## v6
==> flow/design.v (excerpt) <==
module nn_image_top #(
 parameter int IMG_W = 8,
 parameter int IMG_H = 8
)(
 input logic clk,
 input logic rst,
 input logic in_valid,
 input logic signed [8:0] in_pixel,
 input logic signed [7:0] k00, k01, k02,
 input logic signed [7:0] k10, k11, k12,
 input logic signed [7:0] k20, k21, k22,
 input logic signed [7:0] bias,
 input logic signed [7:0] scale,
 input logic signed [7:0] offset,
 input logic signed [W_W-1:0] w0,
 input logic signed [W_W-1:0] w1,
 input logic signed [W_W-1:0] w2,
 output logic out_valid,
 output logic signed [RES_W-1:0] conv_result,
 output logic signed [RES_W-1:0] norm_result,
 output logic signed [ACC_FC_W-1:0] acc0,
 output logic signed [ACC_FC_W-1:0] acc1,
 output logic signed [ACC_FC_W-1:0] acc2,
 output logic [$clog2(IMG_W)-1:0] out_x,
 output logic [$clog2(IMG_H)-1:0] out_y
);
Settings: LEC_CHECK=0, CAP_MARGIN=20, CORE_MARGIN=2, CORE_UTILIZATION=57, SETUP_SLACK_MARGIN=2.15, SLEW_MARGIN=20; clock period 8.65 ns.
run.sh (not shown) runs the stock make flow with config.mk's settings and CLKGATE_MAP_FILE=.
Layout checks on v6: not met. Flow itself completed; violations: negative setup slack.
#### Input delta (v7 over v6)
- CORE_UTILIZATION changed from 57 to 34
- SETUP_SLACK_MARGIN removed (was 2.15)
- the clock period (ns, I/O delays scaled along) changed from 8.65 to 11.5
Notes after the runs:
To summarise v6: no stage aborted, but the layout did not pass its checks, failing on negative setup slack. Having completed the whole flow, v7 delivered a layout that passed the timing, DRC and antenna checks. Wire length for v7 is lower than for v6. v7 vs v6 — wire length of the first global-routing pass dropped by a few percent. Required time at the worst-slack endpoint: v7 > v6. Delta(global-route usage, v7 - v6) < 0. v6 → v7: via count of the routed design moved down. [compare] base=v6 new=v7: longest individual stage delay on the worst path rose by 260 ps; final antenna diode count now sits at about the same level.

========
nn_image_top again, from the RTL that the note above started with.
make LEC_CHECK=0 CAP_MARGIN=20 CORE_MARGIN=2 CORE_UTILIZATION=72 CTS_CLUSTER_SIZE=40 SETUP_SLACK_MARGIN=-0.57 SLEW_MARGIN=20 finish   # period 8.65 ns
The baseline finished with setup timing left.
==> next run, changes <==
- CORE_UTILIZATION: 72 -> 40
- CTS_CLUSTER_SIZE: 40 -> not set
- SETUP_SLACK_MARGIN: -0.57 -> not set
- clock period: 8.65 -> 11.5 ns (I/O delays scaled with it)
Result: This time the run produced a clean layout; cell area drops by 5.8%; global-route usage drops by 18 points; first-iteration DRC count drops by 42%; final cell count climbs by about 4.5%.
==> next run, changes <==
- CORE_UTILIZATION: 40 -> 72
- CTS_CLUSTER_SIZE: not set -> 41
- HOLD_SLACK_MARGIN: not set -> -0.08
- MAX_ROUTING_LAYER: not set -> met4
- PLACE_DENSITY_LB_ADDON: not set -> 0.0
- SETUP_SLACK_MARGIN: not set -> 2.3
- TNS_END_PERCENT: not set -> 40
- clock period: 11.5 -> 8.65 ns (I/O delays scaled with it)
The new run produced a layout that fails on setup timing.
First-iteration DRC count is higher by 87%.
Final area is higher by 10%.
Routed wire length is higher by 18%.
Area after synthesis stays the same.
Worst hold slack improved by 11 ps.
Via count is higher by 17%.
==> next run, changes <==
- CTS_CLUSTER_SIZE: 41 -> 42
- PLACE_DENSITY: not set -> 0.64
- PLACE_DENSITY_LB_ADDON: 0.0 -> not set
- SETUP_SLACK_MARGIN: 2.3 -> not set
- TNS_END_PERCENT: 40 -> not set
- clock period: 8.65 -> 8.59 ns (I/O delays scaled with it)
Result:
- The changed run finished but failed the layout checks on setup timing
- worst hold slack improves by 25 ps
- global-route usage rose by 0.12 points
- wire length fell by 1.9%
- utilization fell by 0.95 points
- clock-buffer cell count is unchanged
- die size does not change
- final area fell by 1.1%
- via count fell by 0.34%
==> next run, changes <==
- CORE_UTILIZATION: 72 -> 66
- CTS_CLUSTER_DIAMETER: not set -> 28
- CTS_CLUSTER_SIZE: 42 -> not set
- HOLD_SLACK_MARGIN: -0.08 -> not set
- PLACE_DENSITY: 0.64 -> not set
- SETUP_SLACK_MARGIN: not set -> 2.55
- TNS_END_PERCENT: not set -> 5
- clock period: 8.59 -> 10.5 ns (I/O delays scaled with it)
With this change the flow passed the timing, DRC and antenna checks.
Via count goes down by 8.9%.
Clock-buffer cell count goes up by 49.
Routed wire length goes down by 14%.
Flip-flop count is unchanged.
Die size goes up by 9.0%.
Cell count goes down by 2.2%.
Global-route usage goes down by 7.4 points.
Setup slack gains 1500 ps.
==> next run, changes <==
- CTS_CLUSTER_DIAMETER: 28 -> not set
- MAX_ROUTING_LAYER: met4 -> not set
- SETUP_SLACK_MARGIN: 2.55 -> not set
- TNS_END_PERCENT: 5 -> not set
- clock period: 10.5 -> 9.7 ns (I/O delays scaled with it)
With this change the flow completed, yet does not pass: setup timing.
Via count barely changes.
Routed wire length came out lower by 0.59%.
Sequential share of layout area came out higher by 0.17 points.
Setup slack is worse by 320 ps.
Clock skew came out lower by 29 ps.
Cell count hardly moves.
Die size does not change.
Non-clock buffer count came out higher by 109.
Worst hold slack is worse by 5.8 ps.

========
nn_image_top again, from the RTL that the note above started with.
make LEC_CHECK=0 CAP_MARGIN=20 CORE_MARGIN=7 CORE_UTILIZATION=28 GPL_ROUTABILITY_DRIVEN=1 GPL_TIMING_DRIVEN=0 HOLD_SLACK_MARGIN=0.22 MAX_ROUTING_LAYER=met4 MIN_ROUTING_LAYER=met1 SETUP_SLACK_MARGIN=0.34 SLEW_MARGIN=25 finish   # period 12.0 ns
Next try:
- CORE_MARGIN: 7 -> 2
- CORE_UTILIZATION: 28 -> 72
- CTS_CLUSTER_SIZE: unset -> 42
- GPL_ROUTABILITY_DRIVEN: 1 -> unset
- GPL_TIMING_DRIVEN: 0 -> unset
- HOLD_SLACK_MARGIN: 0.22 -> -0.08
- MIN_ROUTING_LAYER: met1 -> unset
- PLACE_DENSITY: unset -> 0.64
- SETUP_SLACK_MARGIN: 0.34 -> unset
- SLEW_MARGIN: 25 -> 20
- TNS_END_PERCENT: unset -> 40
- clock period: 12.0 -> 9.06 ns (I/O delays scaled with it)
Outcome:
- The new run ran to the end with violations: setup timing
- worst setup slack degrades by 1.5 ns
- hold slack degrades by 0.034 ns
- non-clock buffer count is higher by 528
- utilization is higher by 54 points
- critical path depth is higher by 15
- register-to-register slack degrades by 2.2 ns
- wire length is lower by about 4.5%
- clock skew is lower by 0.031 ns

========
== JK ==
nn_image_top again, from the RTL that the note above started with.
export LEC_CHECK = 0
export ABC_AREA = 1
export CAP_MARGIN = 30
export CELL_PAD_IN_SITES_DETAIL_PLACEMENT = 1
export CORE_ASPECT_RATIO = 1.04
export CORE_MARGIN = 7
export CORE_UTILIZATION = 42
export CTS_CLUSTER_DIAMETER = 378
export CTS_CLUSTER_SIZE = 57
export GPL_TIMING_DRIVEN = 0
export HOLD_SLACK_MARGIN = 0.07
export MAX_ROUTING_LAYER = met5
export PLACE_DENSITY = 0.94
export SETUP_SLACK_MARGIN = 0.79
export SLEW_MARGIN = 20
export TNS_END_PERCENT = 60
create_clock -name core_clock -period 13.1 [get_ports {clk}]
JK did not make it past 5_1_grt, where a tool error ended it.
> inputs changed (JK -> MS)
- SETUP_SLACK_MARGIN no longer set, was 0.79
- HOLD_SLACK_MARGIN now -0.07, was 0.07
- CAP_MARGIN now 20, was 30
- MAX_ROUTING_LAYER no longer set, was met5
- CELL_PAD_IN_SITES_DETAIL_PLACEMENT no longer set, was 1
- CORE_UTILIZATION now 40, was 42
- CORE_MARGIN now 2, was 7
- PLACE_DENSITY no longer set, was 0.94
- CTS_CLUSTER_DIAMETER no longer set, was 378
- TNS_END_PERCENT no longer set, was 60
- CTS_CLUSTER_SIZE now 40, was 57
- ABC_AREA no longer set, was 1
- CORE_ASPECT_RATIO no longer set, was 1.04
- the clock period (ns, I/O delays scaled along) now 12.0, was 13.1
==> comparison <==
- MS reached the end of the flow, and the finished layout is clean on the timing, DRC and antenna checks.
- Compared with JK, in MS share of the synthesized netlist area taken by xor and xnor gates moved up; worst setup slack before clock tree synthesis went up; yosys-reported design area after synthesis lost 7.9%.
- Diff JK -> MS: total core area decreased 2.8%; total die size fell by about 8%; die extent in x down 8.9 um; synthesized netlist net count went down by about 22%; total half-perimeter wirelength after legalization and detailed placement fell by 55%.
The following lists how AL was set up differently from MS:
- HOLD_SLACK_MARGIN now -0.08, was -0.07
- GPL_TIMING_DRIVEN no longer set, was 0
- CORE_UTILIZATION now 72, was 40
- CTS_CLUSTER_SIZE no longer set, was 40
- MAX_ROUTING_LAYER now met4, previously not set
- the clock period (ns, I/O delays scaled along) now 8.39, was 12.0
==> comparison <==
- Although it ran to completion, AL produced a layout that fails the final checks because of setup timing.
- Looking at top layer used by detailed routing, the met5 result is from MS; the met4 one comes from AL.
- Diff MS and AL: final hold slack lower in AL
- In AL, total track usage is higher than in MS.
- AL against MS; first-pass GRT wire length is up by a little under 10%.
## Diff of input files: TR against AL
- setting TNS_END_PERCENT to 5 for the first time
- setting CTS_CLUSTER_DIAMETER to 28 for the first time
- removing MAX_ROUTING_LAYER (formerly met4)
- changing CORE_UTILIZATION from 72 to 61
- removing HOLD_SLACK_MARGIN (formerly -0.08)
- setting SETUP_SLACK_MARGIN to 2.55 for the first time
- changing the clock period (ns, I/O delays scaled along) from 8.39 to 9.7
==> results <==
Final checks on TR, whose flow otherwise completed, came back failing, citing setup timing. Looking at start point of the critical path, the k02[3] result is from TR; the k01[2] one comes from AL. AL → TR: final net count went down; post-layout period usage of the worst path fell by 18 points; placement row count went up by 8.8%; design area shows a reduction of 2.2%.

========
## cedar
nn_image_top again, from the RTL that the note above started with.
clock: 13.1 ns
lec_check: 0
abc_area: 1
cap_margin: 30
cell_pad_in_sites_detail_placement: 1
core_aspect_ratio: 1.04
core_margin: 7
core_utilization: 42
cts_cluster_diameter: 378
cts_cluster_size: 57
gpl_timing_driven: 1
hold_slack_margin: 0.07
max_routing_layer: met5
place_density: 0.94
setup_slack_margin: 0.79
slew_margin: 20
tns_end_percent: 60
What ended cedar was a tool error in 5_1_grt; the run never finished.
Input changes introduced in harbor (baseline for comparison: cedar):
Settings: changing CORE_UTILIZATION from 42 to 61; changing CTS_CLUSTER_DIAMETER from 378 to 28; changing SETUP_SLACK_MARGIN from 0.79 to 2.55; removing HOLD_SLACK_MARGIN (formerly 0.07); changing TNS_END_PERCENT from 60 to 5; removing GPL_TIMING_DRIVEN (formerly 1); removing CELL_PAD_IN_SITES_DETAIL_PLACEMENT (formerly 1); removing CTS_CLUSTER_SIZE (formerly 57); changing MAX_ROUTING_LAYER from met5 to met4; removing PLACE_DENSITY (formerly 0.94); removing CORE_ASPECT_RATIO (formerly 1.04); removing ABC_AREA (formerly 1); changing CAP_MARGIN from 30 to 0; changing CORE_MARGIN from 7 to 2; changing the clock period (ns, I/O delays scaled along) from 13.1 to 8.71.
--- outcome ---
- What the final checks of harbor revealed, after a flow that finished every stage, was a layout that fails on setup timing.
- harbor: portion of netlist area occupied by mux cells higher than cedar
- Cmp harbor vs cedar: last weighted congestion value of the routability-driven placer lower in harbor
- In harbor, fraction of the mapped netlist area in compound gates is higher than in cedar.
Input-level comparison between amber and harbor:
Settings: removing SETUP_SLACK_MARGIN (formerly 2.55); removing CTS_CLUSTER_DIAMETER (formerly 28); changing CORE_UTILIZATION from 61 to 72; changing CAP_MARGIN from 0 to 30; removing TNS_END_PERCENT (formerly 5); changing the clock period (ns, I/O delays scaled along) from 8.71 to 8.99.
Taking harbor as the reference, in amber placed wire-length estimate rose by about 2.6%. amber completed end to end; final checks failed (setup timing). Summary of amber over harbor: routed wire length on met2 rose by 5.8 mm, overall chip area fell by 15%, period utilization rose by 0.65 points, proportion of cell area occupied by registers rose by 0.44 points. On quantity of gates resized following cts, the lower figure sits with amber, not harbor. Compared with harbor, amber shows final hold slack higher by 0.018 ns.
## Diff of input files: ember against amber
Settings: SETUP_SLACK_MARGIN newly set to 2.28; HOLD_SLACK_MARGIN newly set to -0.08; CAP_MARGIN changed from 30 to 20; TNS_END_PERCENT newly set to 40; CTS_CLUSTER_SIZE newly set to 41; PLACE_DENSITY_LB_ADDON newly set to 0.0; the clock period (ns, I/O delays scaled along) changed from 8.99 to 8.65.
==> comparison <==
- ember: complete, dirty (setup timing)
- Diff ember and amber: final hold slack higher in amber
- In the flow results for ember and amber, the setup slack is larger on amber.

========
nn_image_top again, from the RTL that the note above started with.
clock: 13.1 ns
lec_check: 0
abc_area: 1
cap_margin: 40
cell_pad_in_sites_detail_placement: 1
core_aspect_ratio: 1.04
core_margin: 5
core_utilization: 42
cts_cluster_diameter: 378
cts_cluster_size: 57
gpl_timing_driven: 1
hold_slack_margin: 0.07
max_routing_layer: met5
place_density: 0.94
setup_slack_margin: 0.79
slew_margin: 20
tns_end_percent: 60
The first run ended with an error in 5_1_grt.
Change:
- CAP_MARGIN: 40 -> 30
- CORE_MARGIN: 5 -> 7
- GPL_TIMING_DRIVEN: 1 -> 0
- TNS_END_PERCENT: 60 -> 15
The new run never finished: it broke off in 5_1_grt.
Area after synthesis does not change.
Die area came out higher by 1.8%.
Synthesized cell count does not change.
